==> inputs of 07-12 <==
// breakout
module breakout(
    input logic clk,
    input logic right,
    input logic left,
    input logic reset,
    output logic [2:0] red,
    output logic [2:0] green,
    output logic [2:0] blue,
    output logic hsync,
    output logic vsync
    );
Settings: LEC_CHECK=0, ABC_AREA=1, CAP_MARGIN=15, CORE_MARGIN=2, CORE_UTILIZATION=72, GPL_ROUTABILITY_DRIVEN=0, PLACE_DENSITY_LB_ADDON=0.02, SETUP_SLACK_MARGIN=0.63, SLEW_MARGIN=25; clock period 4.41 ns.
run.sh (not shown) runs the stock make flow with config.mk's settings and CLKGATE_MAP_FILE=.
==> inputs of 11-06, as changes to 07-12 <==
==> flow/config.mk (replaced) <==
export PLATFORM = sky130hd
export DESIGN_NAME = breakout
export DESIGN_NICKNAME = breakout
export VERILOG_FILES = /design/flow/design.v
export SDC_FILE = /design/flow/constraint.sdc
export NUM_CORES = 4
export LEC_CHECK = 0
export ABC_AREA = 1
export CAP_MARGIN = 20
export CORE_MARGIN = 2
export CORE_UTILIZATION = 71
export PLACE_DENSITY = 0.39
export SLEW_MARGIN = 20
export TNS_END_PERCENT = 15
==> flow/constraint.sdc (replaced) <==
create_clock -name core_clock -period 3.76 [get_ports {clk}]
set_input_delay 0.7520 -clock core_clock [delete_from_list [all_inputs] [get_ports {clk}]]
set_output_delay 0.7520 -clock core_clock [all_outputs]
set_load 0.01 [all_outputs]
==> inputs of 12-03, as changes to 07-12 <==
==> flow/config.mk (replaced) <==
export PLATFORM = sky130hd
export DESIGN_NAME = breakout
export DESIGN_NICKNAME = breakout
export VERILOG_FILES = /design/flow/design.v
export SDC_FILE = /design/flow/constraint.sdc
export NUM_CORES = 4
export LEC_CHECK = 0
export CAP_MARGIN = 20
export CORE_MARGIN = 2
export CORE_UTILIZATION = 40
export HOLD_SLACK_MARGIN = -0.05
export SLEW_MARGIN = 35
==> flow/constraint.sdc (replaced) <==
create_clock -name core_clock -period 4.52 [get_ports {clk}]
set_input_delay 0.9040 -clock core_clock [delete_from_list [all_inputs] [get_ports {clk}]]
set_output_delay 0.9040 -clock core_clock [all_outputs]
set_load 0.01 [all_outputs]
==> inputs of 11-27, as changes to 07-12 <==
==> flow/config.mk (replaced) <==
export PLATFORM = sky130hd
export DESIGN_NAME = breakout
export DESIGN_NICKNAME = breakout
export VERILOG_FILES = /design/flow/design.v
export SDC_FILE = /design/flow/constraint.sdc
export NUM_CORES = 4
export LEC_CHECK = 0
export CAP_MARGIN = 20
export CORE_MARGIN = 2
export CORE_UTILIZATION = 40
export SETUP_SLACK_MARGIN = -0.14
export SLEW_MARGIN = 20
==> flow/constraint.sdc (replaced) <==
create_clock -name core_clock -period 6.49 [get_ports {clk}]
set_input_delay 1.2980 -clock core_clock [delete_from_list [all_inputs] [get_ports {clk}]]
set_output_delay 1.2980 -clock core_clock [all_outputs]
set_load 0.01 [all_outputs]
==> comparison table <==
| quantity | 11-06 | 12-03 | 11-27 | 07-12 |
|---|---|---|---|---|
| Setup Slack @ Placement | -0.308 ns | -0.490 ns | 0.798 ns | 0.0347 ns |
| Wire length per cell | 17.9 um | 17.9 um | 17.9 um | 17.6 um |
| Number of logic gates | 1,300 | 911 | 911 | 1,300 |
| Final standard cell area without fillers | 0.0130 mm^2 | 0.0116 mm^2 | 0.0109 mm^2 | 0.0124 mm^2 |
| Combinational power | 0.652 mW | 0.509 mW | 0.285 mW | 0.537 mW |
| Share of cell area taken by muxes after synthesis | 0 | 0.000996 | 0.000996 | 0 |
| Max FO, Critical Path | 3 | 3 | 7 | 4 |
| Final standard cell count with taps included and fillers excluded | 2,031 | 1,574 | 1,506 | 1,928 |
| Initial detailed-routing violation count | 1,714 | 747 | 712 | 2,071 |
| Clock network power | 1.69 mW | 1.54 mW | 1.05 mW | 1.50 mW |
| Non-CTS inverters | 188 | 53 | 53 | 188 |
| Site row count | 45 | 58 | 58 | 45 |
| Fraction of the yosys area taken by sequential cells | 0.279 | 0.311 | 0.311 | 0.279 |
| Sum Neg Setup Slack | -2.27 ns | -1.57 ns | 0 ns | 0 ns |
| Status | failed layout checks | failed layout checks | complete, no violations | complete, no violations |
| Reasons for failing layout checks | negative setup slack | negative setup slack | - | - |
| Post-layout utilization of the core | 0.850 | 0.463 | 0.438 | 0.815 |
| Post-Synthesis Cells | 1,708 | 1,189 | 1,189 | 1,708 |
| Worst slew margin relative to its limit | 0.477 | 0.419 | 0.380 | 0.305 |
| Length of the first detailed-routing pass in iterations | 10 | 6 | 7 | 11 |
| Actual slew at the worst max-slew pin | 0.782 ns | 0.867 ns | 0.929 ns | 1.04 ns |
| Critical Path Max Stage Delay | 0.56 ns | 0.35 ns | 0.68 ns | 0.37 ns |

==> run a <==
Starting RTL as in the previous note.
==> flow/config.mk <==
export PLATFORM = sky130hd
export DESIGN_NAME = breakout
export DESIGN_NICKNAME = breakout
export VERILOG_FILES = /design/flow/design.v
export SDC_FILE = /design/flow/constraint.sdc
export NUM_CORES = 4
export LEC_CHECK = 0
export ABC_AREA = 1
export CAP_MARGIN = 20
export CORE_ASPECT_RATIO = 0.7
export CORE_MARGIN = 2
export CORE_UTILIZATION = 72
export CTS_CLUSTER_DIAMETER = 397
export CTS_CLUSTER_SIZE = 99
export PLACE_DENSITY = 0.39
export SLEW_MARGIN = 0
export TNS_END_PERCENT = 15
==> flow/constraint.sdc <==
create_clock -name core_clock -period 3.76 [get_ports {clk}]
set_input_delay 0.7520 -clock core_clock [delete_from_list [all_inputs] [get_ports {clk}]]
set_output_delay 0.7520 -clock core_clock [all_outputs]
set_load 0.01 [all_outputs]
==> run b: changes against run a <==
- CORE_ASPECT_RATIO: 0.7 -> 1.23
- CTS_CLUSTER_DIAMETER: 397 -> not set
- CTS_CLUSTER_SIZE: 99 -> 97
- PLACE_DENSITY: 0.39 -> not set
- SLEW_MARGIN: 0 -> 20
- TNS_END_PERCENT: 15 -> 10
==> flow/constraint.sdc (replaced) <==
create_clock -name core_clock -period 4.36 [get_ports {clk}]
set_input_delay 0.8720 -clock core_clock [delete_from_list [all_inputs] [get_ports {clk}]]
set_output_delay 0.8720 -clock core_clock [all_outputs]
set_load 0.01 [all_outputs]
==> results <==
- In area after synthesis, run b and run a do not differ.
- Between run b and run a, the lower final cell count is in run b (gap 4.3%, measured against run a).
- Run a finished but failed the layout checks on negative setup slack. Run b completed with no timing, DRC or antenna violations.
- In run b the sequential share of layout area is higher than in run a, by 1.7 points.
- Register-to-register slack: run a is worse than run b (0.35 ns).
- Of run a and run b, run a has the higher combinational power (gap 45%, measured against run b).
==> figures <==
item                                                                        run a                    run b
Outcome                                                           failed layout checks  timing/DRC/antenna clean
Violated checks                                              negative setup slack                        -
Routed via count divided by cell count                                       6.34                     6.24
Pre-antenna DRT Iters                                                           8                        6
Relative contribution of sequential cells to total power                    0.416                    0.419
CP Max Fanout                                                                   3                        4
Tap cells                                                                     200                      208
Sequential cell area                                                   3140 sq um               3130 sq um
Met2 usage in global routing                                                0.667                    0.690
Register share of the cell area                                             0.240                    0.257
Flop+latch power                                                          1.71 mW                  1.48 mW
Clock power frac                                                            0.416                    0.446
Hold path startpoint                                      game_inst.brick_alive69  game_inst.brick_alive62

==> job 8145: inputs <==
Starting RTL as in the previous note.
clock: 1.37 ns
lec_check: 0
abc_area: 1
cap_margin: 20
core_margin: 2
core_utilization: 72
cts_cluster_diameter: 91
cts_cluster_size: 80
place_density_lb_addon: 0.09
setup_slack_margin: 0.41
slew_margin: 20
==> job 1337: changes against job 8145 <==
CTS_CLUSTER_DIAMETER = 397   (was 91)
CTS_CLUSTER_SIZE = 99   (was 80)
PLACE_DENSITY = 0.39   (was default)
PLACE_DENSITY_LB_ADDON = default   (was 0.09)
SETUP_SLACK_MARGIN = default   (was 0.41)
TNS_END_PERCENT = 15   (was default)
==> flow/constraint.sdc (replaced) <==
create_clock -name core_clock -period 3.76 [get_ports {clk}]
set_input_delay 0.7520 -clock core_clock [delete_from_list [all_inputs] [get_ports {clk}]]
set_output_delay 0.7520 -clock core_clock [all_outputs]
set_load 0.01 [all_outputs]
==> out/qor.txt <==
Status - finished with violations
SO Viols - setup timing
Setup Viol. Count Final - 9
Setup WS pre-CTS - -0.272 ns
Largest logic family - simple AND/OR/NAND/NOR gates
Setup ws final - -0.322 ns
Placed standard-cell area - 12,100 um2
Placed Cells - 1,960
Largest power group - the clock network
GPL Wtd Cong - 0.992
Layout fillers - 889
Rel. slew slack - 0.463
Reg2Reg Depth - 19
Drt total wl - 36.4 mm
Detail Placement HPWL - 25.0 mm
That was job 1337.
==> out/qor.txt <==
Err - [ERROR DPL-0038] Utilization greater than 100%, impossible to legalize
Pre-Place Util - 0.737
Syn_nets - 1,811
Status - aborted with a tool error
Placed standard-cell area - 14,800 um2
Placed Cells - 2,238
Detail Placement HPWL - 36.8 mm
Stop stage - clock tree synthesis
Yosys Instances - 1,708
GPL Wtd Cong - 1.06
Post-Synth Simple-Gate Area - 0.348
That was job 8145.

==> inputs of v31 <==
Starting RTL as in the previous note.
export LEC_CHECK = 0
export CAP_MARGIN = 20
export CORE_MARGIN = 2
export CORE_UTILIZATION = 72
export CTS_CLUSTER_DIAMETER = 95
export CTS_CLUSTER_SIZE = 72
export HOLD_SLACK_MARGIN = -0.09
export MIN_ROUTING_LAYER = met1
export PLACE_DENSITY_LB_ADDON = 0.27
export SLEW_MARGIN = 20
export TNS_END_PERCENT = 35
create_clock -name core_clock -period 4.44 [get_ports {clk}]
==> v12: changes against v31 <==
- ABC_AREA: unset -> 1
- CORE_UTILIZATION: 72 -> 71
- CTS_CLUSTER_DIAMETER: 95 -> 70
- CTS_CLUSTER_SIZE: 72 -> unset
- TNS_END_PERCENT: 35 -> 75
==> flow/constraint.sdc (replaced) <==
create_clock -name core_clock -period 3.23 [get_ports {clk}]
set_input_delay 0.6460 -clock core_clock [delete_from_list [all_inputs] [get_ports {clk}]]
set_output_delay 0.6460 -clock core_clock [all_outputs]
set_load 0.01 [all_outputs]
==> v33: changes against v31 <==
- ABC_AREA: unset -> 1
- CORE_UTILIZATION: 72 -> 67
- CTS_CLUSTER_DIAMETER: 95 -> unset
- CTS_CLUSTER_SIZE: 72 -> unset
- HOLD_SLACK_MARGIN: -0.09 -> unset
- MIN_ROUTING_LAYER: met1 -> unset
- PLACE_DENSITY_LB_ADDON: 0.27 -> unset
- TNS_END_PERCENT: 35 -> unset
==> flow/constraint.sdc (replaced) <==
create_clock -name core_clock -period 5.17 [get_ports {clk}]
set_input_delay 1.0340 -clock core_clock [delete_from_list [all_inputs] [get_ports {clk}]]
set_output_delay 1.0340 -clock core_clock [all_outputs]
set_load 0.01 [all_outputs]
==> qor summary <==
Startpoint class of the critical path: v33 flop; v12 -; v31 flop
Average detailed-routed wire length per instance: v33 16.64 um; v12 -; v31 19.30 um
Result of the run: v33 timing/DRC/antenna clean; v12 did not finish; v31 complete, but fails checks
Failing step: v33 -; v12 global routing (5_1_grt); v31 -
Reasons for failing layout checks: v33 -; v12 -; v31 negative setup slack
Register share after synthesis: v33 27.87%; v12 27.87%; v31 31.06%
Met2 routed WL: v33 14120 um; v12 -; v31 12680 um
Classification of the worst-slack hold path: v33 flop to flop; v12 -; v31 flop to flop
Power group with the largest share: v33 registers; v12 -; v31 clock
Number of nets in the layout: v33 1803; v12 -; v31 1324
Count of max-cap constraint violations: v33 0; v12 -; v31 0
Non-Filler Cell Area, Final: v33 12030 sq um; v12 -; v31 11210 sq um
Power consumed by combinational cells: v33 0.380 mW; v12 -; v31 0.502 mW
FP Util: v33 68.06%; v12 73.18%; v31 73.00%
Total die size: v33 17780 sq um; v12 16810 sq um; v31 14930 sq um
Slowest cell on crit path: v33 sky130_fd_sc_hd__clkdlybuf4s50_1; v12 -; v31 sky130_fd_sc_hd__fa_2
Area of the core region: v33 16470 sq um; v12 15310 sq um; v31 13770 sq um
Path depth of the worst reg2reg path: v33 20; v12 -; v31 10
Req. time, crit path: v33 4.14 ns; v12 -; v31 3.55 ns
Worst Hold Endpoint: v33 game_inst.brick_alive33; v12 -; v31 game_inst.brick_alive34
Seq area share: v33 25.96%; v12 -; v31 27.88%
OpenROAD warning count: v33 37; v12 -; v31 37
Count of non-CTS inverters in the layout: v33 188; v12 -; v31 53

==> inputs of maple <==
breakout again, from the RTL that the note above started with.
Settings: LEC_CHECK=0, CAP_MARGIN=30, CELL_PAD_IN_SITES_GLOBAL_PLACEMENT=3, CORE_MARGIN=2, CORE_UTILIZATION=65, CTS_CLUSTER_DIAMETER=281, MAX_ROUTING_LAYER=met4, SLEW_MARGIN=20, TNS_END_PERCENT=15; clock period 11.1 ns.
==> pepper (differences from maple) <==
Settings changed: CAP_MARGIN 30 to 35, CELL_PAD_IN_SITES_GLOBAL_PLACEMENT 3 to unset, CORE_UTILIZATION 65 to 40, CTS_CLUSTER_DIAMETER 281 to unset, HOLD_SLACK_MARGIN set to 0.3, MAX_ROUTING_LAYER met4 to unset, SLEW_MARGIN 20 to 35, TNS_END_PERCENT 15 to unset.
==> flow/constraint.sdc (replaced) <==
create_clock -name core_clock -period 4.52 [get_ports {clk}]
set_input_delay 0.9040 -clock core_clock [delete_from_list [all_inputs] [get_ports {clk}]]
set_output_delay 0.9040 -clock core_clock [all_outputs]
set_load 0.01 [all_outputs]
==> onyx (differences from maple) <==
Settings changed: CAP_MARGIN 30 to 20, CELL_PAD_IN_SITES_GLOBAL_PLACEMENT 3 to unset, CORE_UTILIZATION 65 to 72, CTS_CLUSTER_DIAMETER 281 to 375, CTS_CLUSTER_SIZE set to 98, MAX_ROUTING_LAYER met4 to unset, TNS_END_PERCENT 15 to unset.
==> flow/constraint.sdc (replaced) <==
create_clock -name core_clock -period 8.83 [get_ports {clk}]
set_input_delay 1.7660 -clock core_clock [delete_from_list [all_inputs] [get_ports {clk}]]
set_output_delay 1.7660 -clock core_clock [all_outputs]
set_load 0.01 [all_outputs]
==> comparison table <==
| quantity | maple | pepper | onyx |
|---|---|---|---|
| Worst min-delay path class | - | register to register | register to register |
| Pwr/cell area | - | 300 nW/µm² | 160 nW/µm² |
| Post-CTS Setup Repair Bufs | - | 4 | 0 |
| Final tally of max-slew violations | - | 0 | 0 |
| Drt wl/cell | - | 17.9 µm | 19.2 µm |
| Internal power contribution | - | 2.39 mW | 1.22 mW |
| Number of input and output port buffers inserted | - | 14 | 14 |
| Non-clk invs | - | 53 | 53 |
| # H-tree levels | - | 4 | 4 |
| Switching pwr | - | 1.08 mW | 0.498 mW |
| Non-Filler Instances | - | 1574 | 1353 |
| Startpoint class of the critical path | - | register | register |
| Critical path's slowest cell | - | fa_2 | a2111oi_0 |
| Antenna violations before repair | - | 0 | 0 |
| CP Max Fanout | - | 3 | 7 |
| Final Total Pwr | - | 3.47 mW | 1.71 mW |
| Result of the run | did not finish | failed layout checks | finished clean |
| Failing step | global placement without I/O (3_1_place_gp_skip_io) | - | - |
| Violated checks | - | setup timing | - |
| Reg clk slew, reported paths | - | 0.07 ns | 0.07 ns |
| Design Area, Final | - | 11600 µm² | 10700 µm² |
| Vertical die dimension | 128 µm | 163 µm | 122 µm |
| Number of non-clock buffers in the layout | - | 92 | 21 |
| Routing usage on met2 | - | 36.0% | 56.3% |
| Wire length of the first global-routing pass | - | 46600 µm | 41600 µm |
| WS Path Type | - | register to output port | register to output port |
| X dimension of the die | 128 µm | 163 µm | 122 µm |

==> inputs of build 43 <==
breakout again, from the RTL that the note above started with.
Settings: LEC_CHECK=0, ABC_AREA=1, CAP_MARGIN=20, CORE_ASPECT_RATIO=0.71, CORE_MARGIN=2, CORE_UTILIZATION=72, CTS_CLUSTER_DIAMETER=375, CTS_CLUSTER_SIZE=98, PLACE_DENSITY=0.37, SLEW_MARGIN=20, TNS_END_PERCENT=10; clock period 7.47 ns.
==> trial 3: changes against build 43 <==
==> flow/config.mk (replaced) <==
export PLATFORM = sky130hd
export DESIGN_NAME = breakout
export DESIGN_NICKNAME = breakout
export VERILOG_FILES = /design/flow/design.v
export SDC_FILE = /design/flow/constraint.sdc
export NUM_CORES = 4
export LEC_CHECK = 0
export ABC_AREA = 1
export CAP_MARGIN = 20
export CORE_ASPECT_RATIO = 0.5
export CORE_MARGIN = 2
export CORE_UTILIZATION = 72
export CTS_CLUSTER_DIAMETER = 397
export CTS_CLUSTER_SIZE = 97
export SETUP_SLACK_MARGIN = 0.91
export SLEW_MARGIN = 20
==> flow/constraint.sdc (replaced) <==
create_clock -name core_clock -period 3.79 [get_ports {clk}]
set_input_delay 0.7580 -clock core_clock [delete_from_list [all_inputs] [get_ports {clk}]]
set_output_delay 0.7580 -clock core_clock [all_outputs]
set_load 0.01 [all_outputs]
==> impl.org <==
* Flow results

** Run status
- The flow ran to the end and the layout has no timing, DRC or antenna violations.

** Detailed routing
- Per the detail_route report, vias per standard cell equal 6.22.
- WL/cell :: 17.7 µm
- Number of antenna-violating nets in the routed design :: 0

** Place
- STA on the placed design reports a worst setup slack of 2.13 ns.
- Routability-driven placement finished with a final weighted congestion of 1.08.
- Dpl hpwl :: 24400 µm

** Die
- Area enclosed by the die boundary :: 0.0166 mm²

** Power
- Power attributed to the clock group :: 0.918 mW

** Hold path
- Cell depth of the worst hold path :: 2
- The endpoint of the worst hold path is reported as game_inst.brick_alive81.
- The startpoint identified for the worst hold timing path is game_inst.brick_alive81.
- Type of the worst min-delay path :: register to register

** Finish
- Per the layout area report, the combinational gate area comes to 0.00702 mm².
- Final core utilization :: 78.0%
- For this run, the post-layout net count is 1789.

** Global routing
- The first global-routing pass estimated 53300 µm of wire.

** Final timing
- Minimum hold slack :: 0.451 ns
the above is filed under build 43

==> impl.org <==
#+TITLE: Flow metrics

** CTS
- Post-CTS repair ended up resizing 155 cells.
- In this run, CTS created clock tree buffers numbering 17.

** Run status
- Tool error :: [ERROR GRT-0232] Routing congestion too high. Check the congestion heatmap in the GUI.
- Halt Stage :: 5_1_grt
- The run stopped with a tool error.

** Die
- Area enclosed by the die boundary :: 0.0166 mm²

** Global routing
- After global routing, the most crowded layer is met2.
- The global routing report lists met2 layer usage as 99.2%.
- Total overflow reported by the global router :: 170

** Synth
- In the synthesized netlist, the cells that appear most often are sky130_fd_sc_hd__nand2_1, sky130_fd_sc_hd__nor2_1, sky130_fd_sc_hd__inv_1, sky130_fd_sc_hd__nand3_1, sky130_fd_sc_hd__dfxtp_1.
- Post-synth area from yosys stat :: 0.0112 mm²
- Leading cell type by number of instances after synthesis :: sky130_fd_sc_hd__nand2_1
- Combined area of all synthesized cells :: 0.0112 mm²
- Seq share, synth :: 27.9%

** Place
- The congestion estimate from routability-driven global placement came to 1.02.
- Dpl hpwl :: 26000 µm
- Pre-CTS setup slack :: -0.208 ns
the above is filed under trial 3

Power figures rest on the tool's default switching activity, not on a simulated workload.
